[flow/design.v]
module compare_and_exchange(
    input [31:0] i1,
    input [31:0] i2,
    input dir,
    input clk,
    input reset,
    input enable,
    output [31:0] o1,
    output  [31:0] o2
    );
    reg [31:0]r1;
    reg [31:0]r2;
   always @(posedge clk)
   begin
   if(reset==0)
   begin
           if(enable==1)
            begin
                 if(dir==1)
                     begin
                        if (i1<i2)
                            begin
                                 r1 <= i1;
                                 r2 <= i2;
                            end
                        else
                             begin
                                 r1 <= i2;
                                 r2 <= i1;
                             end
                       end
                 else if(dir==0)  
                     begin
                        if (i1>i2)
                            begin
                             r1 <= i1;
                             r2 <= i2;
                            end
                        else
                             begin
                                 r1 <= i2;
                                 r2 <= i1;
                              end
                      end
            end
    else if (reset==1)
    begin
    r1<=32'b0;
    r2<=32'b0;
    end
    end
    end
    assign o2=r2; 
  assign o1=r1;
endmodule
module BM4_CAE(
    input [31:0] i1,
    input [31:0] i2,
    input [31:0] i3,
    input [31:0] i4,
    input dir1,
    input dir2,
    input dir3,
    input clk,
    input reset,
    input enable,
    output [31:0] o1,
    output [31:0] o2,
    output [31:0] o3,
    output [31:0] o4
    );
    wire [31:0]r1,r2,r3,r4,r5,r6,r7,r8,r9,r10,r11,r12,r13,r14;
           compare_and_exchange cae1(i1[31:0],i2[31:0],dir1,clk,reset,enable,r1,r2);
           compare_and_exchange cae2(i3[31:0],i4[31:0],dir1,clk,reset,enable,r3,r4);
           compare_and_exchange cae3(r1[31:0],r4[31:0],dir2,clk,reset,enable,r5,r8);
           compare_and_exchange cae4(r2[31:0],r3[31:0],dir2,clk,reset,enable,r6,r7);
           compare_and_exchange cae5(r5[31:0],r6[31:0],dir3,clk,reset,enable,r11,r13);
           compare_and_exchange cae6(r7[31:0],r8[31:0],dir3,clk,reset,enable,r12,r14); 
           assign o1=r11;
           assign o2=r12;
           assign o3=r13;
           assign o4=r14;
    endmodule
module BM8_CAE(
        input [31:0] i1,
        input [31:0] i2,
        input [31:0] i3,
        input [31:0] i4,
        input [31:0] i5,
        input [31:0] i6,
        input [31:0] i7,
        input [31:0] i8,
        input dir1,
        input dir2,
        input dir3,
        input clk,
        input reset,
        input enable,
        output [31:0] o1,
        output [31:0] o2,
        output [31:0] o3,
        output [31:0] o4,
        output [31:0] o5,
        output [31:0] o6,
        output [31:0] o7,
        output [31:0] o8
        );
      wire [31:0] r1,r2 ,r3,r4,r5,r6,r7,r8,r9,r10,r11,r12,r13,r14,r15,r16,r17,r18,r19,r20,r21,r22,r23,r24;   
         compare_and_exchange cae1(i1[31:0],i8[31:0],dir1,clk,reset,enable,r1,r8);
         compare_and_exchange cae2(i2[31:0],i7[31:0],dir1,clk,reset,enable,r2,r7);
         compare_and_exchange cae3(i3[31:0],i6[31:0],dir1,clk,reset,enable,r3,r6);
         compare_and_exchange cae4(i4[31:0],i5[31:0],dir1,clk,reset,enable,r4,r5);
         compare_and_exchange cae6(r1[31:0],r2[31:0],dir2,clk,reset,enable,r9,r10); 
         compare_and_exchange cae7(r3[31:0],r4[31:0],dir2,clk,reset,enable,r11,r12); 
         compare_and_exchange cae8(r5[31:0],r6[31:0],dir2,clk,reset,enable,r13,r14);
         compare_and_exchange cae9(r7[31:0],r8[31:0],dir2,clk,reset,enable,r15,r16);
         compare_and_exchange cae10(r9[31:0],r11[31:0],dir3,clk,reset,enable,r17,r18); 
         compare_and_exchange cae11(r10[31:0],r12[31:0],dir3,clk,reset,enable,r19,r20);
         compare_and_exchange cae12(r13[31:0],r15[31:0],dir3,clk,reset,enable,r21,r22); 
         compare_and_exchange cae13(r14[31:0],r16[31:0],dir3,clk,reset,enable,r23,r24);  
        assign o1=r17;
        assign o2=r18;
        assign o3=r19;
        assign o4=r20;
        assign o5=r21;
        assign o6=r22;
        assign o7=r23;
        assign o8=r24;
      endmodule
module full_CAE(
input [31:0] i1,
input [31:0] i2,
input [31:0] i3,
input [31:0] i4,
input [31:0] i5,
input [31:0] i6,
input [31:0] i7,
input [31:0] i8,
input dir,
input clk,
input reset,
input enable,
output [31:0] o1,
output [31:0] o2,
output [31:0] o3,
output [31:0] o4,
output [31:0] o5,
output [31:0] o6,
output [31:0] o7,
output [31:0] o8
);
wire [31:0] r1,r2 ,r3,r4,r5,r6,r7,r8,r9,r10,r11,r12,r13,r14,r15,r16,r17,r18,r19,r20,r21,r22,r23,r24;
reg [6:1] dq;
always @(posedge clk)
begin
    if (reset==0 && enable==1)
        dq <= {dq[5:1], dir};
end
compare_and_exchange cae1(i1[31:0],i2[31:0],dir,clk,reset,enable,r1,r2);
compare_and_exchange cae2(i3[31:0],i4[31:0],dir,clk,reset,enable,r3,r4);
compare_and_exchange cae3(i5[31:0],i6[31:0],dir,clk,reset,enable,r5,r6);
compare_and_exchange cae4(i7[31:0],i8[31:0],dir,clk,reset,enable,r7,r8);
BM4_CAE a1(r1,r2,r3,r4,dq[1],dq[2],dq[3],clk,reset,enable,r9,r10,r11,r12);
BM4_CAE a2(r5,r6,r7,r8,dq[1],dq[2],dq[3],clk,reset,enable,r13,r14,r15,r16);
BM8_CAE a3(r9,r10,r11,r12,r13,r14,r15,r16,dq[4],dq[5],dq[6],clk,reset,enable,r17,r18,r19,r20,r21,r22,r23,r24);
assign o1=r17;
assign o2=r18;
assign o3=r19;
assign o4=r20;
assign o5=r21;
assign o6=r22;
assign o7=r23;
assign o8=r24;
endmodule
[flow/run.sh]
#!/bin/bash
# the make line also repeats each setting of config.mk as NAME=value (left out here)
make -C /OpenROAD-flow-scripts/flow DESIGN_CONFIG=/design/flow/config.mk WORK_HOME=/design/flow/orfs CLKGATE_MAP_FILE= finish
[flow/config.mk]
export PLATFORM = sky130hd
export DESIGN_NAME = full_CAE
export DESIGN_NICKNAME = full_CAE
export VERILOG_FILES = /design/flow/design.v
export SDC_FILE = /design/flow/constraint.sdc
export NUM_CORES = 4
export LEC_CHECK = 0
export CAP_MARGIN = 20
export CORE_ASPECT_RATIO = 0.54
export CORE_MARGIN = 2
export CORE_UTILIZATION = 70
export CTS_CLUSTER_DIAMETER = 196
export SETUP_SLACK_MARGIN = 0.56
export SLEW_MARGIN = 20
[flow/constraint.sdc]
create_clock -name core_clock -period 2.23 [get_ports {clk}]
set_input_delay 0.4460 -clock core_clock [delete_from_list [all_inputs] [get_ports {clk}]]
set_output_delay 0.4460 -clock core_clock [all_outputs]
set_load 0.01 [all_outputs]
==> out/metrics.cfg, run 1 <==
[synth]
synthSimpleGateAreaFrac = 0.03678
synth.lib_cells_used.distinct = 64
yosys.area_share.xor_xnor = 0.0001756
yosys-dominant-comb-family = multiplexers
ys_area_mm2 = 0.09975
post_synth_main_area_contributors = sky130_fd_sc_hd__edfxtp_1, sky130_fd_sc_hd__mux2_2, sky130_fd_sc_hd__ha_1
yosysTopAreaCell = sky130_fd_sc_hd__edfxtp_1
enable_flop_cells = 1798
mappedNetlistNets = 8392
post_synth_ao_oa_area_fraction = 0.06835
yosys_register_bits = 1798
yosys-top-cells-count = sky130_fd_sc_hd__edfxtp_1, sky130_fd_sc_hd__mux2_2, sky130_fd_sc_hd__inv_1
synth.mux.area_fraction = 0.1906
avgSynthCellArea_um2 = 13.79
syn_area_mm2 = 0.09975
syn_inst = 7236
yosysWarnings = 2
yosys_cells = 7236
synthFlopType = sky130_fd_sc_hd__edfxtp_1
async_reset_ff_frac = 0
synth_top_area_share = 0.5413
seq_area_frac_synth = 0.5413
adder_share = 0.1124
post-synth-top-count-cell = sky130_fd_sc_hd__edfxtp_1

[floorplanning]
die-width_um = 517.7
die_h_um = 281.4
die_area_mm2 = 0.1457
row_count = 101
core_util_floorplan = 0.7073
placeableCoreArea_mm2 = 0.1410
io_pins = 516

[outcome]
run_status = did not finish
toolErrorMsg = [ERROR DPL-0033] detailed placement checks failed during check placement.
haltStage = clock tree synthesis

[place]
placement.io_buffers = 515
dpl.cell_count = 11800
gpl.final_weighted_congestion = 1.027
post-dp-hpwl_mm = 249.6

[through the flow]
stage / setup WS, ps / hold WS (ps) / total power, mW / cell area (um2) / setup TNS (ps)
after floorplan: -25450 / 424.4 / 52.02 / 99760 / -
after global placement: -1837 / 576.2 / 58.24 / 124800 / -2163190
after detailed placement: -1942 / 591.8 / 59.51 / 124800 / -2269990
==> inputs of run 2 (changes only) <==
ABC_AREA = 1   (was not set)
CORE_ASPECT_RATIO = 1.79   (was 0.54)
CORE_MARGIN = 10   (was 2)
CORE_UTILIZATION = 17   (was 70)
CTS_CLUSTER_DIAMETER = not set   (was 196)
CTS_CLUSTER_SIZE = 93   (was not set)
GPL_TIMING_DRIVEN = 0   (was not set)
HOLD_SLACK_MARGIN = 0.1   (was not set)
MAX_ROUTING_LAYER = met5   (was not set)
MIN_ROUTING_LAYER = met2   (was not set)
SETUP_SLACK_MARGIN = not set   (was 0.56)
SLEW_MARGIN = 30   (was 20)
TNS_END_PERCENT = 25   (was not set)
clock period = 3.82 ns   (was 2.23 ns; I/O delays follow)
==> out/metrics.cfg, run 2 <==
[outcome]
run_status = finished with violations
violations = negative setup slack

[synth]
post-synth-top-count-cell = sky130_fd_sc_hd__nand3_1
synth.lib_cells_used.distinct = 24
seq_area_frac_synth = 0.3724
ys_area_mm2 = 0.1450
post_synth_ao_oa_area_fraction = 0.01884
syn_area_mm2 = 0.1450
syn_inst = 20760
yosysTopAreaCell = sky130_fd_sc_hd__edfxtp_1
enable_flop_cells = 1798
yosysWarnings = 2
mappedNetlistNets = 21910
yosys_cells = 20760
synth.mux.area_fraction = 0
synthFlopType = sky130_fd_sc_hd__edfxtp_1
yosys-dominant-comb-family = simple AND/OR/NAND/NOR gates
synth_top_area_share = 0.3724
synthSimpleGateAreaFrac = 0.4281
yosys_register_bits = 1798
yosys-top-cells-count = sky130_fd_sc_hd__nand3_1, sky130_fd_sc_hd__nand2_1, sky130_fd_sc_hd__inv_1
async_reset_ff_frac = 0
post_synth_main_area_contributors = sky130_fd_sc_hd__edfxtp_1, sky130_fd_sc_hd__nand3_1, sky130_fd_sc_hd__nand2_1
adder_share = 0.07733
yosys.area_share.xor_xnor = 0
avgSynthCellArea_um2 = 6.985

[detailed_routing]
met3_wirelength_mm = 304.7
highest-signal-layer = met5
drt_wl_total_mm = 865.7
post-route-drc-count = 0
number_of_vias_after_detailed_routing = 212900
routedWlPerCell_um = 26.09
dr.pass1.iters = 21
initial_detailed_routing_violation_count = 51620
detail_route.wirelength.met1_um = 0
wl_met2_mm = 443.1
ant_nets = 0
number_of_vias_per_cell = 6.416

[clock_network]
clock_pin_slew_of_the_registers_on_the_worst_case_setup_and_hold_paths_ps = 60
clkSinkCount = 1798
clk_path_buf_depth = 4
cts_htree_levels = 4
worstSkewPairLatency_ps = 1000
cts_hold_repair.buffers = 0
cts_buffers = 198
clock_tree_from_tritoncts = done
clockRootBuffer = sky130_fd_sc_hd__clkbuf_16

[place]
post-dp-hpwl_mm = 682.0
place_ws_ps = -1871
gpl.final_weighted_congestion = 1.006
placement.io_buffers = 515

[timing]
finalHoldWorstSlack_ps = 567.8
slew_headroom = 0.2388
worst_slew_pin_slew_ps = 1142
final-hold-violation-count = 0
layout_min_cycle_time_ps = 3934
drv_slew = 0
fmax_mhz = 254.2
fin_ws_ps = -114.0
part_of_the_cycle_the_worst_path_needs = 1.030
report.final.setup_viol = 13
timing.clock.skew_ps = 99.50
setup_repair_after_global_routing_missed_its_margin = yes

[critical_path]
critPathMostFrequentCell = sky130_fd_sc_hd__nand2_1
crit_path_cells = inv_1, ha_1, a21oi_1, o21ai_0, a21oi_1, nand2_1, nand2_1, buf_2, buf_1, nand3_1, nand3_1, nand2_1
path_max_fanout = 10
r2r_end = a3.cae1.r2[20]
worst_path_buf_inv = 3
critical_path.top_delay_family = buffers and inverters
worst_ep_arrival_time_ps = 4490
r2r_setup_slack_ps = -110
critPathCapture = a3.cae1.r2[20]
critical_path_class = flip-flop to flip-flop
worstReg2RegStart = a2.cae6.r2[15]
critical-path-slowest-cell = sky130_fd_sc_hd__edfxtp_1
worst_ep_required_time_ps = 4380
endpoint_kind = flip-flop
setup.worst_path.start = a2.cae6.r2[15]
crit_path_start_kind = flip-flop
timing.reg2reg.worst_path_depth = 12
critPathMaxStageDelay_ps = 730
cp.depth = 12

[floorplanning]
die-width_um = 710.2
core_util_floorplan = 0.1705
die_area_mm2 = 0.8917
placeableCoreArea_mm2 = 0.8502
die_h_mm = 1.255
row_count = 453
io_pins = 516

[global_route]
global_route.usage.total = 0.2809
grt_pass1_vias = 222600
antenna_found_initial = 0
final_global_route_overflow_total = 0
grt_start_max_net_pins = 34
grt_pass1_wl_mm = 1184

[pwr]
cell_internal_pwr_mw = 42.43
seq_cell_power_mw = 25.1
powerComb_mw = 24.3
seqPwrFrac = 0.354
clkPwrFrac = 0.304
power_top_consumer = sequential cells
power_density_mw_per_mm2 = 405.9
leakage_component_of_the_power_nw = 79.35
power.combinational.fraction = 0.343
power.clock.total_mw = 21.6
switching_power_summed_over_all_nets_mw = 28.63
power_switching_share = 0.4030
ir_worst_vdd_mv = 0.3704

[hold_path]
worst_hold_path.num_cells = 0
min-delay-path-class = flip-flop to flip-flop
holdCritStartpoint = dq[2]
worst_hold_path.endpoint = dq[3]

[final_layout]
nets = 22750
area.growth.synth_to_final_pct = 20.77
fillerInstances = 95340

[run]
cap_violations = 0
log_warnings = 32

==> run 2: through the flow <==
| stage | total power, mW | cell area [um2] | cells | utilization | setup TNS (ps) |
|---|---|---|---|---|---|
| after CTS | 70.21 | 174000 | 32890 | 0.2046 | -525.4 |
| after detailed placement | 48.63 | 166900 | 32520 | 0.1963 | -661140 |
| after global placement | 49.41 | 164100 | 32420 | 0.1930 | - |
| final | 71.06 | 175100 | 33180 | 0.2059 | -662.1 |
| after global routing | 74.57 | 174400 | 32910 | 0.2051 | -728.8 |
| after floorplan | 39.02 | 145000 | 20760 | - | - |
==> run 2: area by class of cell <==
cell class,count,area [um2],share of cell area
multi-input cells,15400,76160,0.4350
plain buffers,1546,7507,0.04288
inverters,2013,7615,0.04349
clock buffers,224,5095,0.02910
clock inverters,141,1849,0.01056
well taps,11150,13950,0.07966
diodes,272,680.7,0.003888
repair buffers,641,8235,0.04704
flip-flops and latches,1798,53990,0.3084
==> run 2: metal layers <==
metal,global-route usage,up-vias
met5,0.06635,-
met4,0.09766,131
li1,-,71530
met3,0.3153,8337
met1,-,71540
met2,0.3629,61350
==> run 2: timing repair <==
item                                    CTS  global route
resized                                  19           108
endpoints found under the setup margin  236           375
setup buffers                             2            16
pin swaps                                 1             0
cloned                                    3             6
==> inputs of run 3 (changes only) <==
ABC_AREA = not set   (was 1)
CORE_ASPECT_RATIO = not set   (was 1.79)
CORE_MARGIN = 2   (was 10)
CORE_UTILIZATION = 66   (was 17)
CTS_CLUSTER_SIZE = 56   (was 93)
GPL_TIMING_DRIVEN = not set   (was 0)
HOLD_SLACK_MARGIN = -0.09   (was 0.1)
MAX_ROUTING_LAYER = not set   (was met5)
MIN_ROUTING_LAYER = not set   (was met2)
SETUP_SLACK_MARGIN = -0.31   (was not set)
SLEW_MARGIN = 20   (was 30)
TNS_END_PERCENT = not set   (was 25)
clock period = 4.36 ns   (was 3.82 ns; I/O delays follow)
==> out/metrics.cfg, run 3 <==
[synth]
post-synth-top-count-cell = sky130_fd_sc_hd__edfxtp_1
yosys.area_share.xor_xnor = 0.0001756
adder_share = 0.1124
async_reset_ff_frac = 0
synth.lib_cells_used.distinct = 64
yosys-top-cells-count = sky130_fd_sc_hd__edfxtp_1, sky130_fd_sc_hd__mux2_2, sky130_fd_sc_hd__inv_1
post_synth_ao_oa_area_fraction = 0.06835
yosys_cells = 7236
syn_area_mm2 = 0.09975
enable_flop_cells = 1798
yosysTopAreaCell = sky130_fd_sc_hd__edfxtp_1
synthSimpleGateAreaFrac = 0.03678
ys_area_mm2 = 0.09975
synthFlopType = sky130_fd_sc_hd__edfxtp_1
post_synth_main_area_contributors = sky130_fd_sc_hd__edfxtp_1, sky130_fd_sc_hd__mux2_2, sky130_fd_sc_hd__ha_1
yosys-dominant-comb-family = multiplexers
syn_inst = 7236
seq_area_frac_synth = 0.5413
mappedNetlistNets = 8392
yosys_register_bits = 1798
yosysWarnings = 2
synth.mux.area_fraction = 0.1906
synth_top_area_share = 0.5413
avgSynthCellArea_um2 = 13.79

[timing]
final-hold-violation-count = 0
fmax_mhz = 247.0
slew_headroom = 0.2931
timing.clock.skew_ps = 42.51
drv_slew = 0
worst_slew_pin_slew_ps = 1060
report.final.setup_viol = 0
layout_min_cycle_time_ps = 4049
finalHoldWorstSlack_ps = 590.8
part_of_the_cycle_the_worst_path_needs = 0.9287
setup_repair_after_global_routing_missed_its_margin = no

[floorplanning]
placeableCoreArea_mm2 = 0.1500
die-width_um = 392.8
core_util_floorplan = 0.6652
die_area_mm2 = 0.1543
die_h_um = 392.8
row_count = 142
io_pins = 516

[critical_path]
crit_path_cells = inv_1, ha_1, nand4_1, a21oi_1, a2111oi_0, o21ai_0, a211oi_2, mux2i_4, buf_12, mux2_2
crit_path_start_kind = flip-flop
r2r_end = a2.cae3.r1[13]
worstReg2RegStart = a2.cae2.r2[9]
worst_ep_arrival_time_ps = 4590
critical_path_class = flip-flop to flip-flop
cp.depth = 10
endpoint_kind = flip-flop
path_max_fanout = 64
critical-path-slowest-cell = sky130_fd_sc_hd__a2111oi_0
worst_path_buf_inv = 2
critPathMaxStageDelay_ps = 740
r2r_setup_slack_ps = 310
critical_path.top_delay_family = AND-OR/OR-AND gates
setup.worst_path.start = a2.cae2.r2[9]
critPathCapture = a2.cae3.r1[13]
worst_ep_required_time_ps = 4900
timing.reg2reg.worst_path_depth = 10

[final_layout]
area.growth.synth_to_final_pct = 14.00
fillerInstances = 9362
instances_no_fill = 10030
finalCoreUtilization = 0.7584
final_area_mm2 = 0.1137
nets = 9020

[detailed_routing]
initial_detailed_routing_violation_count = 6301
number_of_vias_per_cell = 6.219
number_of_vias_after_detailed_routing = 62370
routedWlPerCell_um = 25.68
post-route-drc-count = 0
dr.pass1.iters = 6
drt_wl_total_mm = 257.5
ant_nets = 0

[clock_network]
cts_hold_repair.buffers = 0
ctsResizeCount = 0
clockRootBuffer = sky130_fd_sc_hd__clkbuf_16
clkSinkCount = 1798
worstSkewPairLatency_ps = 840
clock_pin_slew_of_the_registers_on_the_worst_case_setup_and_hold_paths_ps = 60
cts_htree_levels = 4
post_cts_setup_bufs = 0
cts_buffers = 183
clk_path_buf_depth = 3
clock_tree_from_tritoncts = done

[place]
placement.io_buffers = 515
dpl.cell_count = 9695
post-dp-hpwl_mm = 201.3
placed_area_mm2 = 0.1078
gpl.final_weighted_congestion = 1.003

[pwr]
switching_power_summed_over_all_nets_mw = 11.15
cell_internal_pwr_mw = 32.70
power_switching_share = 0.2544
power.combinational.fraction = 0.155
seq_cell_power_mw = 21.5
clkPwrFrac = 0.355
power_top_consumer = sequential cells
leakage_component_of_the_power_nw = 45.27
seqPwrFrac = 0.490
power_density_mw_per_mm2 = 385.6
power.clock.total_mw = 15.6
ir_worst_vdd_mv = 0.3609
powerComb_mw = 6.79

[global_route]
grt_pass1_wl_mm = 380.5
global_route.usage.total = 0.3338
antenna_found_initial = 7
final_global_route_overflow_total = 0
grt_pass1_vias = 60670
grt_start_max_net_pins = 147

[hold_path]
worst_hold_path.num_cells = 1
holdCritStartpoint = a2.cae4.r1[25]
min-delay-path-class = flip-flop to flip-flop
worst_hold_path.endpoint = a2.cae5.r2[25]

[run]
cap_violations = 0
log_warnings = 48

[outcome]
run_status = finished clean

-- run 3: routing by layer --
metal / share of wire / up-vias / GRT usage
li1: - / 28740 / -
met5: 0.000082 / - / 0
met3: 0.068 / 495 / 0.04518
met1: 0.43 / 30570 / 0.4718
met2: 0.46 / 2572 / 0.5225
met4: 0.045 / 4 / 0.1400
-- run 3: area by class of cell --
cell class | instances | area [um2] | area share
sequential | 1798 | 53990 | 0.4748
tap | 2016 | 2522 | 0.02218
multi-input combinational | 4305 | 40900 | 0.3596
clock buffer | 221 | 4807 | 0.04227
timing repair buffer | 668 | 6967 | 0.06126
antenna | 1 | 2.502 | 0.00002201
clock inverter | 112 | 1121 | 0.009858
inverter | 908 | 3408 | 0.02997
-- run 3: metrics by stage --
stage	power [mW]	TNS, ps	setup WS, ps
6_report	43.85	0	310.7
5_1_grt	45.25	0	245.9
4_1_cts	43.89	0	380.3
3_5_place_dp	28.46	-17260	-188.9
3_3_place_gp	28.21	-21310	-252.3
2_1_floorplan	26.61	-	-23750
==> inputs of run 4 (changes only) <==
CORE_UTILIZATION = 45   (was 66)
CTS_CLUSTER_SIZE = not set   (was 56)
HOLD_SLACK_MARGIN = not set   (was -0.09)
SETUP_SLACK_MARGIN = not set   (was -0.31)
clock period = 4.5 ns   (was 4.36 ns; I/O delays follow)
==> out/metrics.cfg, run 4 <==
[timing]
timing.clock.skew_ps = 32.59
final-hold-violation-count = 0
setup_repair_after_global_routing_missed_its_margin = no
layout_min_cycle_time_ps = 4002
worst_slew_pin_slew_ps = 1129
fmax_mhz = 249.9
drv_slew = 0
report.final.setup_viol = 0
slew_headroom = 0.2461
part_of_the_cycle_the_worst_path_needs = 0.8893
fin_ws_ps = 498.0

[critical_path]
cp.depth = 10
path_max_fanout = 64
critical_path_class = flip-flop to flip-flop
worst_ep_required_time_ps = 5070
crit_path_cells = ha_1, a21o_1, nand3_1, a21oi_1, a2111oi_0, o21ai_0, a211oi_2, mux2i_4, buf_12, mux2_2
r2r_end = a2.cae5.r1[6]
endpoint_kind = flip-flop
critPathMaxStageDelay_ps = 600
r2r_setup_slack_ps = 500
worst_ep_arrival_time_ps = 4580
timing.reg2reg.worst_path_depth = 10
crit_path_start_kind = flip-flop
worstReg2RegStart = a2.cae3.r1[5]
critPathCapture = a2.cae5.r1[6]
setup.worst_path.start = a2.cae3.r1[5]
worst_path_buf_inv = 1
critical_path.top_delay_family = AND-OR/OR-AND gates
critical-path-slowest-cell = sky130_fd_sc_hd__a2111oi_0

[pwr]
power.clock.total_mw = 16.7
power_density_mw_per_mm2 = 381.1
power_top_consumer = sequential cells
seqPwrFrac = 0.471
seq_cell_power_mw = 20.8
switching_power_summed_over_all_nets_mw = 11.12
power_mw = 44.19
cell_internal_pwr_mw = 33.07
ir_worst_vdd_mv = 0.3951
power.combinational.fraction = 0.150
clkPwrFrac = 0.378
leakage_component_of_the_power_nw = 45.84
power_switching_share = 0.2516
powerComb_mw = 6.64

[final_layout]
sequential_cell_area_mm2 = 0.05399
nets = 9061
finalCoreUtilization = 0.5272
comb_area_mm2 = 0.04090
final_area_mm2 = 0.1160
area.growth.synth_to_final_pct = 16.24
fillerInstances = 18400
instances_no_fill = 11030

[place]
placed_area_mm2 = 0.1093
place_ws_ps = -270.4
placement.io_buffers = 515
gpl.final_weighted_congestion = 0.9510
post-dp-hpwl_mm = 219.7
dpl.cell_count = 10670

[detailed_routing]
dr.pass1.iters = 6
ant_nets = 0
drt_wl_total_mm = 274.8
number_of_vias_per_cell = 5.576
routedWlPerCell_um = 24.90
initial_detailed_routing_violation_count = 5874
post-route-drc-count = 0
number_of_vias_after_detailed_routing = 61520

[floorplanning]
die-width_um = 474.8
die_h_um = 474.8
placeableCoreArea_mm2 = 0.2199
row_count = 172
core_util_floorplan = 0.4535
io_pins = 516
die_area_mm2 = 0.2255

[synth]
syn_inst = 7236
synthFlopType = sky130_fd_sc_hd__edfxtp_1
yosys-top-cells-count = sky130_fd_sc_hd__edfxtp_1, sky130_fd_sc_hd__mux2_2, sky130_fd_sc_hd__inv_1
avgSynthCellArea_um2 = 13.79
post_synth_main_area_contributors = sky130_fd_sc_hd__edfxtp_1, sky130_fd_sc_hd__mux2_2, sky130_fd_sc_hd__ha_1
post_synth_ao_oa_area_fraction = 0.06835
mappedNetlistNets = 8392
seq_area_frac_synth = 0.5413
adder_share = 0.1124
yosysWarnings = 2
synth.mux.area_fraction = 0.1906
post-synth-top-count-cell = sky130_fd_sc_hd__edfxtp_1
yosys_register_bits = 1798
yosysTopAreaCell = sky130_fd_sc_hd__edfxtp_1
synth_top_area_share = 0.5413
yosys.area_share.xor_xnor = 0.0001756
yosys_cells = 7236
synthSimpleGateAreaFrac = 0.03678
ys_area_mm2 = 0.09975
synth.lib_cells_used.distinct = 64
yosys-dominant-comb-family = multiplexers
syn_area_mm2 = 0.09975
async_reset_ff_frac = 0
enable_flop_cells = 1798

[global_route]
grt_start_max_net_pins = 84
grt_pass1_wl_mm = 403.0
grt_pass1_vias = 60480
global_route.usage.total = 0.2425
final_global_route_overflow_total = 0
antenna_found_initial = 10

[clock_network]
clock_tree_from_tritoncts = done
clkSinkCount = 1798
ctsResizeCount = 0
clock_pin_slew_of_the_registers_on_the_worst_case_setup_and_hold_paths_ps = 60
cts_buffers = 196
worstSkewPairLatency_ps = 860
clockRootBuffer = sky130_fd_sc_hd__clkbuf_16
post_cts_setup_bufs = 0
clk_path_buf_depth = 3
cts_hold_repair.buffers = 0
cts_htree_levels = 4

[hold_path]
holdCritStartpoint = a2.cae6.r2[7]
worst_hold_path.num_cells = 1
worst_hold_path.endpoint = a3.cae1.r1[7]
min-delay-path-class = flip-flop to flip-flop

[run]
log_warnings = 28
cap_violations = 0

[outcome]
run_status = finished clean

run 4: per-stage QoR:
step	TNS, ps	hold slack (ps)
3_3_place_gp	-20790	577.2
2_1_floorplan	-	424.4
3_5_place_dp	-25550	581.4
4_1_cts	0	598.2
6_report	0	597.6
5_1_grt	0	627.4
run 4: per-layer routing:
metal	global-route usage	vias up	wire (um)
li1	-	28800	-
met4	0.07662	8	8985
met3	0.03137	390	13180
met5	0	-	48
met2	0.3663	1734	119700
met1	0.3610	30590	132800
run 4: area by class of cell:
| class | instances | area share |
|---|---|---|
| sequential | 1798 | 0.4656 |
| multi-input combinational | 4305 | 0.3527 |
| timing repair buffer | 696 | 0.06265 |
| clock buffer | 221 | 0.04384 |
| tap | 2958 | 0.03192 |
| inverter | 908 | 0.02939 |
| clock inverter | 142 | 0.01374 |
| antenna | 5 | 0.0001079 |
==> inputs of run 5 (changes only) <==
CAP_MARGIN = 30   (was 20)
CELL_PAD_IN_SITES_DETAIL_PLACEMENT = 2   (was not set)
CELL_PAD_IN_SITES_GLOBAL_PLACEMENT = 3   (was not set)
CORE_ASPECT_RATIO = 0.88   (was not set)
CORE_MARGIN = 9   (was 2)
CORE_UTILIZATION = 19   (was 45)
CTS_CLUSTER_SIZE = 13   (was not set)
MAX_ROUTING_LAYER = met5   (was not set)
MIN_ROUTING_LAYER = met2   (was not set)
PLACE_DENSITY = 0.56   (was not set)
SETUP_SLACK_MARGIN = 0.74   (was not set)
SLEW_MARGIN = 25   (was 20)
clock period = 5.68 ns   (was 4.5 ns; I/O delays follow)
==> out/metrics.cfg, run 5 <==
[detailed_routing]
number_of_vias_per_cell = 5.566
dr.pass1.iters = 8
initial_detailed_routing_violation_count = 9488
number_of_vias_after_detailed_routing = 83690
ant_nets = 0
drt_wl_total_mm = 406.6
routedWlPerCell_um = 27.04
post-route-drc-count = 0

[synth]
seq_area_frac_synth = 0.5413
avgSynthCellArea_um2 = 13.79
yosys.area_share.xor_xnor = 0.0001756
synthSimpleGateAreaFrac = 0.03678
post_synth_main_area_contributors = sky130_fd_sc_hd__edfxtp_1, sky130_fd_sc_hd__mux2_2, sky130_fd_sc_hd__ha_1
syn_inst = 7236
yosys_cells = 7236
yosysTopAreaCell = sky130_fd_sc_hd__edfxtp_1
post_synth_ao_oa_area_fraction = 0.06835
yosys-dominant-comb-family = multiplexers
ys_area_mm2 = 0.09975
adder_share = 0.1124
syn_area_mm2 = 0.09975
post-synth-top-count-cell = sky130_fd_sc_hd__edfxtp_1
yosys-top-cells-count = sky130_fd_sc_hd__edfxtp_1, sky130_fd_sc_hd__mux2_2, sky130_fd_sc_hd__inv_1
synth_top_area_share = 0.5413
enable_flop_cells = 1798
yosys_register_bits = 1798
synthFlopType = sky130_fd_sc_hd__edfxtp_1
mappedNetlistNets = 8392
synth.mux.area_fraction = 0.1906
synth.lib_cells_used.distinct = 64
yosysWarnings = 2
async_reset_ff_frac = 0

[floorplanning]
die_h_um = 697.7
placeableCoreArea_mm2 = 0.5228
die-width_um = 790.4
row_count = 249
core_util_floorplan = 0.1908
die_area_mm2 = 0.5515
io_pins = 516

[clock_network]
clock_pin_slew_of_the_registers_on_the_worst_case_setup_and_hold_paths_ps = 70
post_cts_setup_bufs = 0
worstSkewPairLatency_ps = 1010
clkSinkCount = 1798
clockRootBuffer = sky130_fd_sc_hd__clkbuf_16
clock_tree_from_tritoncts = done
cts_hold_repair.buffers = 0
cts_buffers = 227
cts_htree_levels = 4
clk_path_buf_depth = 4

[pwr]
switching_power_summed_over_all_nets_mw = 10.91
seqPwrFrac = 0.435
ir_worst_vdd_mv = 0.2888
power_mw = 38.53
power.combinational.fraction = 0.151
powerComb_mw = 5.81
power_top_consumer = sequential cells
seq_cell_power_mw = 16.8
cell_internal_pwr_mw = 27.62
power.clock.total_mw = 16.0
clkPwrFrac = 0.414
power_density_mw_per_mm2 = 316.7
leakage_component_of_the_power_nw = 46.09
power_switching_share = 0.2832

[outcome]
run_status = finished clean

[final_layout]
area.growth.synth_to_final_pct = 21.95
instances_no_fill = 15030
comb_area_mm2 = 0.04096
final_area_mm2 = 0.1216
nets = 9047
fillerInstances = 56250
sequential_cell_area_mm2 = 0.05399

[run]
cap_violations = 0
log_warnings = 36

[critical_path]
worst_ep_arrival_time_ps = 5470
critical_path_class = flip-flop to flip-flop
crit_path_start_kind = flip-flop
cp.depth = 10
worst_path_buf_inv = 2
worst_ep_required_time_ps = 6350
path_max_fanout = 64
setup.worst_path.start = a2.cae4.r2[31]
r2r_setup_slack_ps = 890
critPathMostFrequentCell = sky130_fd_sc_hd__nor3_1
critPathMaxStageDelay_ps = 780
critical_path.top_delay_family = simple AND/OR/NAND/NOR gates
timing.reg2reg.worst_path_depth = 10
crit_path_cells = ha_1, nand4_1, nor3_1, inv_1, nor3_1, o31ai_1, nand3_1, mux2i_4, buf_4, mux2_2
r2r_end = a2.cae6.r1[7]
critPathCapture = a2.cae6.r1[7]
worstReg2RegStart = a2.cae4.r2[31]
critical-path-slowest-cell = sky130_fd_sc_hd__nor3_1
endpoint_kind = flip-flop

[timing]
setup_tns_ps = 0
report.final.setup_viol = 0
drv_slew = 0
fmax_mhz = 208.6
part_of_the_cycle_the_worst_path_needs = 0.8438
slew_headroom = 0.2831
worst_slew_pin_slew_ps = 1066
final-hold-violation-count = 0
setup_repair_after_global_routing_missed_its_margin = no
layout_min_cycle_time_ps = 4793
timing.clock.skew_ps = 81.32

[global_route]
grt_pass1_wl_mm = 553.6
global_route.usage.total = 0.2132
grt_pass1_vias = 102200
grt_start_max_net_pins = 133
antenna_found_initial = 0
final_global_route_overflow_total = 0

[place]
post-dp-hpwl_mm = 324.2
placement.io_buffers = 515
gpl.final_weighted_congestion = 0.9277
dpl.cell_count = 14560
placed_area_mm2 = 0.1136

[hold_path]
worst_hold_path.num_cells = 1
min-delay-path-class = flip-flop to flip-flop
holdCritStartpoint = a3.cae1.r1[31]
worst_hold_path.endpoint = a3.cae6.r1[31]

-- run 5: area by class of cell --
cell class,count,area share
flip-flops and latches,1798,0.4438
multi-input cells,4305,0.3367
well taps,6902,0.07099
repair buffers,651,0.05462
clock buffers,243,0.04719
inverters,908,0.02802
clock inverters,169,0.01746
diodes,58,0.001193
-- run 5: metal layers --
metal / global-route usage / vias up / part of all wire
li1: - / 28660 / -
met1: - / 28660 / 0
met2: 0.2254 / 25040 / 0.47
met3: 0.3331 / 1241 / 0.49
met4: 0.02502 / 83 / 0.033
met5: 0.06796 / - / 0.011
-- run 5: repair_timing --
action | in CTS | in global routing
gates resized | 0 | 1
hold endpoints to repair | 0 | 0
endpoints found under the setup margin | 0 | 6
-- run 5: metrics by stage --
| stage | setup slack [ps] | utilization | hold slack [ps] |
|---|---|---|---|
| 2_1_floorplan | -22690 | - | 424.4 |
| 3_3_place_gp | -214.6 | 0.2171 | 594.8 |
| 3_5_place_dp | 320.3 | 0.2172 | 591.7 |
| 4_1_cts | 908.6 | 0.2323 | 589.4 |
| 5_1_grt | 765.4 | 0.2324 | 623.6 |
| 6_report | 887.3 | 0.2327 | 600.9 |
==> inputs of run 6 (changes only) <==
CAP_MARGIN = 20   (was 30)
CELL_PAD_IN_SITES_DETAIL_PLACEMENT = not set   (was 2)
CELL_PAD_IN_SITES_GLOBAL_PLACEMENT = not set   (was 3)
CORE_ASPECT_RATIO = not set   (was 0.88)
CORE_MARGIN = 2   (was 9)
CORE_UTILIZATION = 70   (was 19)
CTS_CLUSTER_SIZE = 45   (was 13)
MAX_ROUTING_LAYER = not set   (was met5)
MIN_ROUTING_LAYER = not set   (was met2)
PLACE_DENSITY = not set   (was 0.56)
SETUP_SLACK_MARGIN = -0.2   (was 0.74)
SLEW_MARGIN = 20   (was 25)
clock period = 2.57 ns   (was 5.68 ns; I/O delays follow)
==> out/metrics.cfg, run 6 <==
[synth]
syn_inst = 7236
avgSynthCellArea_um2 = 13.79
adder_share = 0.1124
enable_flop_cells = 1798
syn_area_mm2 = 0.09975
post_synth_ao_oa_area_fraction = 0.06835
yosysWarnings = 2
post_synth_main_area_contributors = sky130_fd_sc_hd__edfxtp_1, sky130_fd_sc_hd__mux2_2, sky130_fd_sc_hd__ha_1
synth.lib_cells_used.distinct = 64
post-synth-top-count-cell = sky130_fd_sc_hd__edfxtp_1
synthSimpleGateAreaFrac = 0.03678
synth_top_area_share = 0.5413
seq_area_frac_synth = 0.5413
yosys-top-cells-count = sky130_fd_sc_hd__edfxtp_1, sky130_fd_sc_hd__mux2_2, sky130_fd_sc_hd__inv_1
ys_area_mm2 = 0.09975
yosysTopAreaCell = sky130_fd_sc_hd__edfxtp_1
synthFlopType = sky130_fd_sc_hd__edfxtp_1
yosys.area_share.xor_xnor = 0.0001756
async_reset_ff_frac = 0
mappedNetlistNets = 8392
yosys_cells = 7236
yosys-dominant-comb-family = multiplexers
yosys_register_bits = 1798
synth.mux.area_fraction = 0.1906

[place]
placement.io_buffers = 515
placed_area_mm2 = 0.1245
post-dp-hpwl_mm = 233.0
gpl.final_weighted_congestion = 1.055

[outcome]
haltStage = global routing
toolErrorMsg = [ERROR GRT-0232] Routing congestion too high. Check the congestion heatmap in the GUI.
run_status = did not finish

[floorplanning]
core_util_floorplan = 0.7054
placeableCoreArea_mm2 = 0.1414
die_h_um = 381.5
row_count = 138
die_area_mm2 = 0.1455
die-width_um = 381.5
io_pins = 516

[clock_network]
cts_htree_levels = 4
clk_path_buf_depth = 3
clockRootBuffer = sky130_fd_sc_hd__clkbuf_16
cts_buffers = 180
clkSinkCount = 1798
cts_hold_repair.buffers = 0

[global_route]
final_global_route_overflow_total = 135
global_route.usage.total = 0.7374

run 6: per-layer routing:
layer  track usage  overflow
met1        0.7290         4
met2        0.9080        81
met3        0.5873         3
met4        0.6914        47
met5        0.4802         0
run 6: what timing repair did:
action                                  in CTS
pin swaps                                   63
buffers inserted                            61
endpoints found under the setup margin    1779
resized                                    251
gates cloned                                20
run 6: through the flow:
step / std cells / setup WS (ps)
3_5_place_dp: 11760 / -1517
3_3_place_gp: 11760 / -1414
2_1_floorplan: 7236 / -25180
4_1_cts: 12160 / -896.3
==> inputs of run 7 (changes only) <==
CAP_MARGIN = 15   (was 20)
CELL_PAD_IN_SITES_GLOBAL_PLACEMENT = 0   (was not set)
CORE_ASPECT_RATIO = 0.88   (was not set)
CTS_CLUSTER_DIAMETER = 359   (was not set)
CTS_CLUSTER_SIZE = 36   (was 45)
MAX_ROUTING_LAYER = met5   (was not set)
PLACE_DENSITY_LB_ADDON = 0.28   (was not set)
SETUP_SLACK_MARGIN = not set   (was -0.2)
SLEW_MARGIN = 5   (was 20)
clock period = 2.23 ns   (was 2.57 ns; I/O delays follow)
==> out/metrics.cfg, run 7 <==
[outcome]
run_status = did not finish
haltStage = global routing
toolErrorMsg = [ERROR GRT-0228] Horizontal edge usage exceeds the maximum allowed. (19, 48) usage=65535 limit=3200

[synth]
syn_inst = 7236
mappedNetlistNets = 8392
yosys_register_bits = 1798
yosysWarnings = 2
post_synth_main_area_contributors = sky130_fd_sc_hd__edfxtp_1, sky130_fd_sc_hd__mux2_2, sky130_fd_sc_hd__ha_1
synth_top_area_share = 0.5413
yosys_cells = 7236
synthSimpleGateAreaFrac = 0.03678
yosys-top-cells-count = sky130_fd_sc_hd__edfxtp_1, sky130_fd_sc_hd__mux2_2, sky130_fd_sc_hd__inv_1
avgSynthCellArea_um2 = 13.79
post-synth-top-count-cell = sky130_fd_sc_hd__edfxtp_1
async_reset_ff_frac = 0
ys_area_mm2 = 0.09975
enable_flop_cells = 1798
seq_area_frac_synth = 0.5413
post_synth_ao_oa_area_fraction = 0.06835
syn_area_mm2 = 0.09975
adder_share = 0.1124
synthFlopType = sky130_fd_sc_hd__edfxtp_1
yosys-dominant-comb-family = multiplexers
synth.mux.area_fraction = 0.1906
yosysTopAreaCell = sky130_fd_sc_hd__edfxtp_1
synth.lib_cells_used.distinct = 64
yosys.area_share.xor_xnor = 0.0001756

[floorplanning]
row_count = 129
io_pins = 516
die_area_mm2 = 0.1455
placeableCoreArea_mm2 = 0.1411
core_util_floorplan = 0.7071
die_h_um = 358.1
die-width_um = 406.4

[clock_network]
clockRootBuffer = sky130_fd_sc_hd__clkbuf_16
cts_buffers = 55
cts_htree_levels = 2
clkSinkCount = 1798
clk_path_buf_depth = 3

[place]
gpl.final_weighted_congestion = 1.079
placement.io_buffers = 515
place_ws_ps = -2039
post-dp-hpwl_mm = 240.3
dpl.cell_count = 11760
placed_area_mm2 = 0.1245

-- run 7: through the flow --
stage	TNS [ps]	power (mW)
floorplan	-	52.02
global placement	-1996860	57.91
detailed placement	-2197320	59.32
CTS	-1645460	76.24
-- run 7: what timing repair did --
item | CTS
hold buffers | 0
resized | 1263
setup buffers | 176
pin swaps | 187
gates cloned | 70
endpoints found under the setup margin | 1793
==> inputs of run 8 (changes only) <==
CAP_MARGIN = 20   (was 15)
CELL_PAD_IN_SITES_GLOBAL_PLACEMENT = not set   (was 0)
CORE_ASPECT_RATIO = not set   (was 0.88)
CORE_UTILIZATION = 72   (was 70)
CTS_CLUSTER_DIAMETER = not set   (was 359)
CTS_CLUSTER_SIZE = 20   (was 36)
MAX_ROUTING_LAYER = not set   (was met5)
PLACE_DENSITY = 0.66   (was not set)
PLACE_DENSITY_LB_ADDON = not set   (was 0.28)
SETUP_SLACK_MARGIN = 0.33   (was not set)
SLEW_MARGIN = 20   (was 5)
clock period = 3.02 ns   (was 2.23 ns; I/O delays follow)
==> out/metrics.cfg, run 8 <==
[synth]
enable_flop_cells = 1798
synthSimpleGateAreaFrac = 0.03678
yosys_register_bits = 1798
seq_area_frac_synth = 0.5413
synth_top_area_share = 0.5413
synth.lib_cells_used.distinct = 64
yosys-dominant-comb-family = multiplexers
syn_area_mm2 = 0.09975
yosys_cells = 7236
post-synth-top-count-cell = sky130_fd_sc_hd__edfxtp_1
async_reset_ff_frac = 0
yosysTopAreaCell = sky130_fd_sc_hd__edfxtp_1
synthFlopType = sky130_fd_sc_hd__edfxtp_1
post_synth_ao_oa_area_fraction = 0.06835
yosys.area_share.xor_xnor = 0.0001756
yosys-top-cells-count = sky130_fd_sc_hd__edfxtp_1, sky130_fd_sc_hd__mux2_2, sky130_fd_sc_hd__inv_1
synth.mux.area_fraction = 0.1906
mappedNetlistNets = 8392
syn_inst = 7236
adder_share = 0.1124
post_synth_main_area_contributors = sky130_fd_sc_hd__edfxtp_1, sky130_fd_sc_hd__mux2_2, sky130_fd_sc_hd__ha_1
avgSynthCellArea_um2 = 13.79
yosysWarnings = 2
ys_area_mm2 = 0.09975

[floorplanning]
die_h_um = 376.2
placeableCoreArea_mm2 = 0.1375
die-width_um = 376.2
die_area_mm2 = 0.1415
core_util_floorplan = 0.7255
row_count = 136
io_pins = 516

[clock_network]
cts_hold_repair.buffers = 0
clk_path_buf_depth = 3
clockRootBuffer = sky130_fd_sc_hd__clkbuf_16
cts_buffers = 176
cts_htree_levels = 4
clkSinkCount = 1798

[place]
placement.io_buffers = 515
place_ws_ps = -1131
post-dp-hpwl_mm = 228.2
dpl.cell_count = 11090
gpl.final_weighted_congestion = 1.014

[global_route]
final_global_route_overflow_total = 26
global_route.usage.total = 0.7917

[outcome]
run_status = did not finish
toolErrorMsg = [ERROR GRT-0232] Routing congestion too high. Check the congestion heatmap in the GUI.
haltStage = global routing

run 8: what timing repair did:
item	in CTS
buffers inserted	131
resized	567
setup endpoints to repair	1792
pin swaps	100
gates cloned	49
run 8: metrics by stage:
stage | power [mW] | utilization | area (um2)
after floorplan | 38.41 | - | 99760
after global placement | 42.29 | 0.8735 | 120100
after detailed placement | 43.14 | 0.8735 | 120100
after CTS | 65.97 | 0.9490 | 130500
run 8: metal layers:
metal / GRT usage / overflow
met1: 0.7688 / 1
met2: 0.9275 / 11
met3: 0.6967 / 1
met4: 0.7764 / 13
met5: 0.4820 / 0
==> inputs of run 9 (changes only) <==
CAP_MARGIN = 15   (was 20)
CELL_PAD_IN_SITES_GLOBAL_PLACEMENT = 0   (was not set)
CORE_ASPECT_RATIO = 0.88   (was not set)
CORE_UTILIZATION = 70   (was 72)
CTS_CLUSTER_DIAMETER = 42   (was not set)
CTS_CLUSTER_SIZE = 37   (was 20)
MAX_ROUTING_LAYER = met5   (was not set)
PLACE_DENSITY = not set   (was 0.66)
PLACE_DENSITY_LB_ADDON = 0.28   (was not set)
SETUP_SLACK_MARGIN = not set   (was 0.33)
SLEW_MARGIN = 5   (was 20)
clock period = 2.23 ns   (was 3.02 ns; I/O delays follow)
==> out/metrics.cfg, run 9 <==
[outcome]
haltStage = clock tree synthesis
toolErrorMsg = [ERROR DPL-0033] detailed placement checks failed during check placement.
run_status = did not finish

[synth]
yosys_register_bits = 1798
yosys_cells = 7236
yosysWarnings = 2
ys_area_mm2 = 0.09975
seq_area_frac_synth = 0.5413
yosysTopAreaCell = sky130_fd_sc_hd__edfxtp_1
adder_share = 0.1124
post-synth-top-count-cell = sky130_fd_sc_hd__edfxtp_1
synthSimpleGateAreaFrac = 0.03678
syn_area_mm2 = 0.09975
synth.lib_cells_used.distinct = 64
yosys-dominant-comb-family = multiplexers
syn_inst = 7236
yosys-top-cells-count = sky130_fd_sc_hd__edfxtp_1, sky130_fd_sc_hd__mux2_2, sky130_fd_sc_hd__inv_1
async_reset_ff_frac = 0
mappedNetlistNets = 8392
enable_flop_cells = 1798
post_synth_ao_oa_area_fraction = 0.06835
synthFlopType = sky130_fd_sc_hd__edfxtp_1
post_synth_main_area_contributors = sky130_fd_sc_hd__edfxtp_1, sky130_fd_sc_hd__mux2_2, sky130_fd_sc_hd__ha_1
avgSynthCellArea_um2 = 13.79
synth.mux.area_fraction = 0.1906
yosys.area_share.xor_xnor = 0.0001756
synth_top_area_share = 0.5413

[floorplanning]
die-width_um = 406.4
core_util_floorplan = 0.7071
io_pins = 516
row_count = 129
die_area_mm2 = 0.1455
placeableCoreArea_mm2 = 0.1411
die_h_um = 358.1

[place]
place_ws_ps = -2039
placement.io_buffers = 515
post-dp-hpwl_mm = 240.3
gpl.final_weighted_congestion = 1.079

-- run 9: stage by stage --
| step | cell area, um2 | utilization | TNS [ps] | std cells |
|---|---|---|---|---|
| 3_5_place_dp | 124500 | 0.8828 | -2197320 | 11760 |
| 3_3_place_gp | 124500 | 0.8828 | -1996860 | 11760 |
| 2_1_floorplan | 99760 | - | - | 7236 |
==> inputs of run 10 (changes only) <==
CAP_MARGIN = 20   (was 15)
CELL_PAD_IN_SITES_GLOBAL_PLACEMENT = not set   (was 0)
CORE_ASPECT_RATIO = not set   (was 0.88)
CORE_UTILIZATION = 28   (was 70)
CTS_CLUSTER_DIAMETER = not set   (was 42)
CTS_CLUSTER_SIZE = not set   (was 37)
HOLD_SLACK_MARGIN = 0.1   (was not set)
MAX_ROUTING_LAYER = met4   (was met5)
PLACE_DENSITY_LB_ADDON = not set   (was 0.28)
SLEW_MARGIN = 20   (was 5)
TNS_END_PERCENT = 25   (was not set)
clock period = 4.5 ns   (was 2.23 ns; I/O delays follow)
==> out/metrics.cfg, run 10 <==
[synth]
avgSynthCellArea_um2 = 13.79
synth.mux.area_fraction = 0.1906
yosysTopAreaCell = sky130_fd_sc_hd__edfxtp_1
yosys-top-cells-count = sky130_fd_sc_hd__edfxtp_1, sky130_fd_sc_hd__mux2_2, sky130_fd_sc_hd__inv_1
synth.lib_cells_used.distinct = 64
synth_top_area_share = 0.5413
adder_share = 0.1124
mappedNetlistNets = 8392
post-synth-top-count-cell = sky130_fd_sc_hd__edfxtp_1
yosys.area_share.xor_xnor = 0.0001756
enable_flop_cells = 1798
yosys-dominant-comb-family = multiplexers
synthFlopType = sky130_fd_sc_hd__edfxtp_1
post_synth_ao_oa_area_fraction = 0.06835
seq_area_frac_synth = 0.5413
yosys_cells = 7236
post_synth_main_area_contributors = sky130_fd_sc_hd__edfxtp_1, sky130_fd_sc_hd__mux2_2, sky130_fd_sc_hd__ha_1
syn_inst = 7236
yosysWarnings = 2
synthSimpleGateAreaFrac = 0.03678
yosys_register_bits = 1798
async_reset_ff_frac = 0
syn_area_mm2 = 0.09975
ys_area_mm2 = 0.09975

[pwr]
clkPwrFrac = 0.387
power.clock.total_mw = 17.5
seqPwrFrac = 0.462
power_top_consumer = sequential cells
cell_internal_pwr_mw = 33.49
ir_worst_vdd_mv = 0.3140
powerComb_mw = 6.81
power_density_mw_per_mm2 = 380.9
power_switching_share = 0.2596
power.combinational.fraction = 0.151
seq_cell_power_mw = 20.9
switching_power_summed_over_all_nets_mw = 11.74
leakage_component_of_the_power_nw = 46.06

[timing]
final-hold-violation-count = 0
slew_headroom = 0.2844
part_of_the_cycle_the_worst_path_needs = 0.9252
fmax_mhz = 240.2
layout_min_cycle_time_ps = 4163
drv_slew = 0
fin_ws_ps = 336.6
report.final.setup_viol = 0
worst_slew_pin_slew_ps = 1068
finalHoldWorstSlack_ps = 580.2
setup_repair_after_global_routing_missed_its_margin = no
timing.clock.skew_ps = 66.74

[clock_network]
worstSkewPairLatency_ps = 920
ctsResizeCount = 0
post_cts_setup_bufs = 0
clk_path_buf_depth = 4
cts_buffers = 207
clkSinkCount = 1798
clockRootBuffer = sky130_fd_sc_hd__clkbuf_16
clock_pin_slew_of_the_registers_on_the_worst_case_setup_and_hold_paths_ps = 60
cts_htree_levels = 4
cts_hold_repair.buffers = 0
clock_tree_from_tritoncts = done

[place]
placement.io_buffers = 515
gpl.final_weighted_congestion = 0.9490
post-dp-hpwl_mm = 253.7
place_ws_ps = -836.4

[critical_path]
r2r_end = a1.cae3.r2[25]
crit_path_cells = clkdlybuf4s50_1, inv_1, ha_1, nand4_1, buf_12, a21oi_1, a2111oi_2, buf_2, o21ai_0, a21oi_1, mux2i_4, buf_12, mux2_2
setup.worst_path.start = i2[27]
worst_path_buf_inv = 5
critical-path-slowest-cell = sky130_fd_sc_hd__a21oi_1
worstReg2RegStart = a1.cae1.r1[23]
r2r_setup_slack_ps = 570
crit_path_start_kind = input port
critPathMaxStageDelay_ps = 640
path_max_fanout = 27
timing.reg2reg.worst_path_depth = 9
critPathCapture = cae1.r2[24]
critical_path.top_delay_family = buffers and inverters
worst_ep_arrival_time_ps = 4800
critical_path_class = input port to flip-flop
cp.depth = 13
worst_ep_required_time_ps = 5140
endpoint_kind = flip-flop

[floorplanning]
placeableCoreArea_mm2 = 0.3551
core_util_floorplan = 0.2809
die-width_um = 600.9
io_pins = 516
die_h_um = 600.9
row_count = 219
die_area_mm2 = 0.3611

[global_route]
grt_pass1_wl_mm = 446.5
final_global_route_overflow_total = 0
grt_pass1_vias = 61860
global_route.usage.total = 0.1740
grt_start_max_net_pins = 127
antenna_found_initial = 39

[detailed_routing]
number_of_vias_per_cell = 4.863
post-route-drc-count = 0
number_of_vias_after_detailed_routing = 62610
drt_wl_total_mm = 311.9
initial_detailed_routing_violation_count = 5717
routedWlPerCell_um = 24.22
dr.pass1.iters = 6
ant_nets = 0

[hold_path]
worst_hold_path.num_cells = 1
min-delay-path-class = flip-flop to flip-flop
holdCritStartpoint = a1.cae3.r2[11]
worst_hold_path.endpoint = a1.cae6.r2[11]

[final_layout]
finalCoreUtilization = 0.3343
area.growth.synth_to_final_pct = 19.02
nets = 9094
fillerInstances = 34550

[outcome]
run_status = finished clean

[run]
cap_violations = 0
log_warnings = 31

-- run 10: metal layers --
layer,vias to the layer above,GRT usage,routed length [um]
met2,1938,0.2634,138700
met1,31300,0.2437,147400
li1,28900,-,-
met4,0,0.04965,9629
met3,472,0.02147,16170
met5,-,-,0
-- run 10: through the flow --
step           power [mW]  TNS, ps  area (um2)  cells
2_1_floorplan       25.78        -       99760   7236
3_5_place_dp        28.03   -94560      111700  12480
3_3_place_gp        27.85  -200390      111700  12480
4_1_cts             45.61        0      118700  12860
5_1_grt             46.93        0      118700  12870
6_report            45.23        0      118700  12880
-- run 10: cell type report --
cell class	instances	area, um2	area share
flip-flops and latches	1798	53990	0.4547
diodes	16	40.04	0.0003372
multi-input cells	4305	40930	0.3448
clock inverters	136	1622	0.01366
well taps	4751	5944	0.05007
inverters	908	3408	0.02871
clock buffers	244	5340	0.04498
repair buffers	718	7452	0.06276
==> inputs of run 11 (changes only) <==
CORE_UTILIZATION = 59   (was 28)
HOLD_SLACK_MARGIN = not set   (was 0.1)
MAX_ROUTING_LAYER = not set   (was met4)
TNS_END_PERCENT = not set   (was 25)
clock period = 3.18 ns   (was 4.5 ns; I/O delays follow)
==> out/metrics.cfg, run 11 <==
[synth]
syn_area_mm2 = 0.09975
ys_area_mm2 = 0.09975
synthSimpleGateAreaFrac = 0.03678
avgSynthCellArea_um2 = 13.79
yosysWarnings = 2
yosys-dominant-comb-family = multiplexers
synth.mux.area_fraction = 0.1906
seq_area_frac_synth = 0.5413
post-synth-top-count-cell = sky130_fd_sc_hd__edfxtp_1
synth.lib_cells_used.distinct = 64
yosys.area_share.xor_xnor = 0.0001756
yosysTopAreaCell = sky130_fd_sc_hd__edfxtp_1
syn_inst = 7236
adder_share = 0.1124
async_reset_ff_frac = 0
yosys_cells = 7236
post_synth_ao_oa_area_fraction = 0.06835
yosys-top-cells-count = sky130_fd_sc_hd__edfxtp_1, sky130_fd_sc_hd__mux2_2, sky130_fd_sc_hd__inv_1
mappedNetlistNets = 8392
enable_flop_cells = 1798
synthFlopType = sky130_fd_sc_hd__edfxtp_1
yosys_register_bits = 1798
synth_top_area_share = 0.5413
post_synth_main_area_contributors = sky130_fd_sc_hd__edfxtp_1, sky130_fd_sc_hd__mux2_2, sky130_fd_sc_hd__ha_1

[critical_path]
timing.reg2reg.worst_path_depth = 14
worst_path_buf_inv = 5
critPathMaxStageDelay_ps = 450
crit_path_cells = ha_4, nor2b_4, o21a_1, o21a_1, o21ai_2, o211ai_1, buf_4, a31oi_4, mux2i_4, buf_12, buf_12, buf_12, buf_16, mux2_2
worstReg2RegStart = a3.cae6.r2[1]
worst_ep_arrival_time_ps = 3980
r2r_setup_slack_ps = -200
setup.worst_path.start = a3.cae6.r2[1]
worst_ep_required_time_ps = 3780
cp.depth = 14
path_max_fanout = 8
critical-path-slowest-cell = sky130_fd_sc_hd__edfxtp_1
critPathMostFrequentCell = sky130_fd_sc_hd__buf_12
endpoint_kind = flip-flop
r2r_end = a3.cae11.r2[30]
critical_path.top_delay_family = AND-OR/OR-AND gates
critical_path_class = flip-flop to flip-flop
crit_path_start_kind = flip-flop
critPathCapture = a3.cae11.r2[30]

[timing]
finalHoldWorstSlack_ps = 255.4
layout_min_cycle_time_ps = 3379
slew_headroom = 0.3207
setup_tns_ps = -58970
fmax_mhz = 295.9
timing.clock.skew_ps = 34.53
setup_repair_after_global_routing_missed_its_margin = yes
fin_ws_ps = -199.1
final-hold-violation-count = 0
part_of_the_cycle_the_worst_path_needs = 1.063
worst_slew_pin_slew_ps = 1019
report.final.setup_viol = 826
drv_slew = 0

[hold_path]
holdCritStartpoint = i8[5]
min-delay-path-class = input port to flip-flop
worst_hold_path.num_cells = 3
worst_hold_path.endpoint = cae4.r2[5]

[pwr]
power.clock.total_mw = 22.2
power_top_consumer = sequential cells
cell_internal_pwr_mw = 48.40
power.combinational.fraction = 0.214
clkPwrFrac = 0.339
leakage_component_of_the_power_nw = 58.55
ir_worst_vdd_mv = 0.5000
powerComb_mw = 14.0
power_density_mw_per_mm2 = 480.7
power_mw = 65.41
switching_power_summed_over_all_nets_mw = 17.01
seq_cell_power_mw = 29.2
seqPwrFrac = 0.447
power_switching_share = 0.2601

[outcome]
violations = negative setup slack
run_status = finished with violations

[run]
log_warnings = 32
cap_violations = 0

[floorplanning]
io_pins = 516
die_h_um = 415.2
die-width_um = 415.2
die_area_mm2 = 0.1724
core_util_floorplan = 0.5952
placeableCoreArea_mm2 = 0.1676
row_count = 150

[place]
gpl.final_weighted_congestion = 0.9899
placed_area_mm2 = 0.1192
placement.io_buffers = 515
post-dp-hpwl_mm = 217.5

[clock_network]
cts_buffers = 185
worstSkewPairLatency_ps = 860
cts_hold_repair.buffers = 0
clock_tree_from_tritoncts = done
clock_pin_slew_of_the_registers_on_the_worst_case_setup_and_hold_paths_ps = 70
clockRootBuffer = sky130_fd_sc_hd__clkbuf_16
cts_htree_levels = 4
clk_path_buf_depth = 3
clkSinkCount = 1798

[final_layout]
nets = 10920
finalCoreUtilization = 0.8119
area.growth.synth_to_final_pct = 36.41
final_area_mm2 = 0.1361
fillerInstances = 9231
comb_area_mm2 = 0.04528
sequential_cell_area_mm2 = 0.05399

[global_route]
grt_pass1_wl_mm = 438.1
global_route.usage.total = 0.3376
final_global_route_overflow_total = 0
grt_pass1_vias = 71260
antenna_found_initial = 14
grt_start_max_net_pins = 83

[detailed_routing]
post-route-drc-count = 0
drt_wl_total_mm = 307.3
routedWlPerCell_um = 25.35
dr.pass1.iters = 6
number_of_vias_after_detailed_routing = 71680
ant_nets = 0
initial_detailed_routing_violation_count = 6616
number_of_vias_per_cell = 5.913

-- run 11: repair_timing --
action                                   CTS  global route
gates resized                            585           608
cloned                                    79            39
buffers inserted                         216           170
endpoints found under the setup margin  1451          1713
hold endpoints to repair                   0             0
pin swaps                                132           164
-- run 11: layout make-up --
cell class	instances	share of cell area
Inverter	908	0.02505
Clock inverter	127	0.009792
Antenna cell	2	0.00003678
Clock buffer	218	0.03524
Sequential cell	1798	0.3968
Tap cell	2204	0.02027
Timing Repair Buffer	2560	0.1801
Multi-Input combinational cell	4306	0.3328
-- run 11: per-layer routing --
layer | vias to the layer above | share of wire | wire length (um) | global-route usage
met3 | 828 | 0.058 | 17690 | 0.04503
met5 | - | 0.00029 | 90 | 0
met4 | 12 | 0.060 | 18370 | 0.1575
met2 | 2890 | 0.48 | 147300 | 0.5590
li1 | 32550 | - | - | -
met1 | 35410 | 0.40 | 123800 | 0.4428
-- run 11: per-stage QoR --
step	setup slack (ps)	cells
2_1_floorplan	-24690	7236
3_3_place_gp	-1062	11320
3_5_place_dp	-1067	11320
4_1_cts	-114.0	11950
5_1_grt	-253.9	12120
6_report	-199.1	12120
==> inputs of run 12 (changes only) <==
CORE_UTILIZATION = 70   (was 59)
CTS_CLUSTER_SIZE = 45   (was not set)
PLACE_DENSITY_LB_ADDON = 0.06   (was not set)
SETUP_SLACK_MARGIN = 0.84   (was not set)
clock period = 3.14 ns   (was 3.18 ns; I/O delays follow)
==> out/metrics.cfg, run 12 <==
[synth]
post_synth_main_area_contributors = sky130_fd_sc_hd__edfxtp_1, sky130_fd_sc_hd__mux2_2, sky130_fd_sc_hd__ha_1
post_synth_ao_oa_area_fraction = 0.06835
yosysWarnings = 2
avgSynthCellArea_um2 = 13.79
yosys.area_share.xor_xnor = 0.0001756
yosysTopAreaCell = sky130_fd_sc_hd__edfxtp_1
synth.lib_cells_used.distinct = 64
seq_area_frac_synth = 0.5413
syn_inst = 7236
ys_area_mm2 = 0.09975
yosys_register_bits = 1798
yosys-dominant-comb-family = multiplexers
synthSimpleGateAreaFrac = 0.03678
post-synth-top-count-cell = sky130_fd_sc_hd__edfxtp_1
adder_share = 0.1124
synth.mux.area_fraction = 0.1906
enable_flop_cells = 1798
syn_area_mm2 = 0.09975
yosys-top-cells-count = sky130_fd_sc_hd__edfxtp_1, sky130_fd_sc_hd__mux2_2, sky130_fd_sc_hd__inv_1
synthFlopType = sky130_fd_sc_hd__edfxtp_1
yosys_cells = 7236
async_reset_ff_frac = 0
synth_top_area_share = 0.5413
mappedNetlistNets = 8392

[place]
place_ws_ps = -1060
gpl.final_weighted_congestion = 1.004
post-dp-hpwl_mm = 220.6
placed_area_mm2 = 0.1183
placement.io_buffers = 515

[floorplanning]
die-width_um = 381.5
die_h_um = 381.5
io_pins = 516
placeableCoreArea_mm2 = 0.1414
row_count = 138
core_util_floorplan = 0.7054
die_area_mm2 = 0.1455

[clock_network]
cts_buffers = 178
cts_htree_levels = 4
clockRootBuffer = sky130_fd_sc_hd__clkbuf_16
clkSinkCount = 1798
cts_hold_repair.buffers = 0
clk_path_buf_depth = 3

[outcome]
haltStage = global routing
run_status = did not finish

## run 12: timing repair
| item | in CTS |
|---|---|
| pin swaps | 57 |
| resized | 293 |
| cloned | 25 |
| endpoints found under the hold margin | 0 |
| setup endpoints to repair | 2048 |
| setup buffers | 61 |
## run 12: through the flow
stage | std cells | hold slack [ps]
after floorplan | 7236 | 424.4
after global placement | 10940 | 581.0
after detailed placement | 10940 | 593.6
after CTS | 11350 | 480.8
==> inputs of run 13 (changes only) <==
CORE_UTILIZATION = 40   (was 70)
CTS_CLUSTER_SIZE = 77   (was 45)
GPL_ROUTABILITY_DRIVEN = 1   (was not set)
MIN_ROUTING_LAYER = met2   (was not set)
SETUP_SLACK_MARGIN = not set   (was 0.84)
SLEW_MARGIN = 30   (was 20)
clock period = 3.81 ns   (was 3.14 ns; I/O delays follow)
==> out/metrics.cfg, run 13 <==
[detailed_routing]
ant_nets = 0
initial_detailed_routing_violation_count = 11630
routedWlPerCell_um = 26.43
number_of_vias_per_cell = 7.116
post-route-drc-count = 0
drt_wl_total_mm = 314.8
number_of_vias_after_detailed_routing = 84750

[synth]
synthSimpleGateAreaFrac = 0.03678
synthFlopType = sky130_fd_sc_hd__edfxtp_1
yosys_register_bits = 1798
yosysTopAreaCell = sky130_fd_sc_hd__edfxtp_1
yosys-dominant-comb-family = multiplexers
synth.lib_cells_used.distinct = 64
yosys_cells = 7236
post-synth-top-count-cell = sky130_fd_sc_hd__edfxtp_1
synth.mux.area_fraction = 0.1906
adder_share = 0.1124
async_reset_ff_frac = 0
syn_inst = 7236
post_synth_ao_oa_area_fraction = 0.06835
yosys-top-cells-count = sky130_fd_sc_hd__edfxtp_1, sky130_fd_sc_hd__mux2_2, sky130_fd_sc_hd__inv_1
post_synth_main_area_contributors = sky130_fd_sc_hd__edfxtp_1, sky130_fd_sc_hd__mux2_2, sky130_fd_sc_hd__ha_1
seq_area_frac_synth = 0.5413
enable_flop_cells = 1798
synth_top_area_share = 0.5413
ys_area_mm2 = 0.09975
syn_area_mm2 = 0.09975
mappedNetlistNets = 8392
yosys.area_share.xor_xnor = 0.0001756

[global_route]
grt-busiest-layer = met3
global_route.usage.met3 = 0.5424
grt_start_max_net_pins = 91
groute.layer.met1.usage = 0
grt_util_met2 = 0.4017
grt_pass1_vias = 96880
antenna_found_initial = 0
grt_pass1_wl_mm = 443.6
final_global_route_overflow_total = 0

[hold_path]
worst_hold_path.endpoint = cae2.r2[0]
worst_hold_path.num_cells = 2
min-delay-path-class = input port to flip-flop
holdCritStartpoint = i3[0]

[floorplanning]
die-width_um = 503.4
die_area_mm2 = 0.2534
core_util_floorplan = 0.4019
io_pins = 516
die_h_um = 503.4
row_count = 183

[pwr]
power.combinational.fraction = 0.164
seqPwrFrac = 0.455
leakage_component_of_the_power_nw = 48.38
powerComb_mw = 8.90
ir_worst_vdd_mv = 0.5088
power_density_mw_per_mm2 = 447.9
power.clock.total_mw = 20.6
cell_internal_pwr_mw = 39.65
seq_cell_power_mw = 24.6
switching_power_summed_over_all_nets_mw = 14.47
power_mw = 54.13

[critical_path]
critical_path_class = flip-flop to flip-flop
worst_ep_required_time_ps = 4380
endpoint_kind = flip-flop
critical_path.top_delay_family = AND-OR/OR-AND gates
cp.depth = 11
worstReg2RegStart = a2.cae2.r2[11]
timing.reg2reg.worst_path_depth = 11
critical-path-slowest-cell = sky130_fd_sc_hd__edfxtp_1
crit_path_cells = inv_1, ha_1, nand4_1, a21oi_1, a2111oi_2, buf_4, o21ai_0, a211oi_2, mux2i_4, buf_12, mux2_2
crit_path_start_kind = flip-flop
r2r_end = a2.cae3.r2[12]
worst_ep_arrival_time_ps = 4280
worst_path_buf_inv = 3
setup.worst_path.start = a2.cae2.r2[11]

[clock_network]
clkSinkCount = 1798
clock_pin_slew_of_the_registers_on_the_worst_case_setup_and_hold_paths_ps = 60
clock_tree_from_tritoncts = done
cts_hold_repair.buffers = 0
cts_htree_levels = 4
clockRootBuffer = sky130_fd_sc_hd__clkbuf_16
worstSkewPairLatency_ps = 910
cts_buffers = 205

[run]
log_warnings = 29
cap_violations = 0

[place]
gpl.final_weighted_congestion = 1.009
placed_area_mm2 = 0.1137
placement.io_buffers = 515
dpl.cell_count = 11500
post-dp-hpwl_mm = 246.5

[timing]
final-hold-violation-count = 0
layout_min_cycle_time_ps = 3712
timing.clock.skew_ps = 65.26
slew_headroom = 0.4133
fmax_mhz = 269.4
drv_slew = 0
setup_tns_ps = 0
report.final.setup_viol = 0
worst_slew_pin_slew_ps = 880.0

[final_layout]
instances_no_fill = 11910
area.growth.synth_to_final_pct = 21.13
finalCoreUtilization = 0.4868
final_area_mm2 = 0.1208

[outcome]
run_status = finished clean

[run 13: metrics by stage]
step	worst slack, ps	hold WS, ps
6_report	98.09	555.7
5_1_grt	1.899	551.2
4_1_cts	7.522	518.4
3_5_place_dp	-509.7	585.8
3_3_place_gp	-546.3	584.0
2_1_floorplan	-24190	424.4
[run 13: per-layer routing]
| layer | vias to the layer above | wire length [um] | part of all wire |
|---|---|---|---|
| li1 | 29620 | - | - |
| met1 | 29630 | 0 | 0 |
| met2 | 23920 | 151600 | 0.48 |
| met3 | 1530 | 144000 | 0.46 |
| met4 | 57 | 16820 | 0.053 |
| met5 | - | 2246 | 0.0071 |
[run 13: cell type report]
cell class	count	area (um2)
clock inverter	150	1703
multi-input combinational	4305	40980
antenna	24	60.06
sequential	1798	53990
clock buffer	231	5228
tap	3330	4167
inverter	908	3408
fill	21700	127400
timing repair buffer	1163	11300
[run 13: what timing repair did]
item                       4_1_cts  5_1_grt
setup endpoints to repair      111      259
buffers inserted                 0        5
gates cloned                     0        1
pin swaps                        0        2
gates resized                    3       12
Power is estimated from default activity; no workload was simulated.
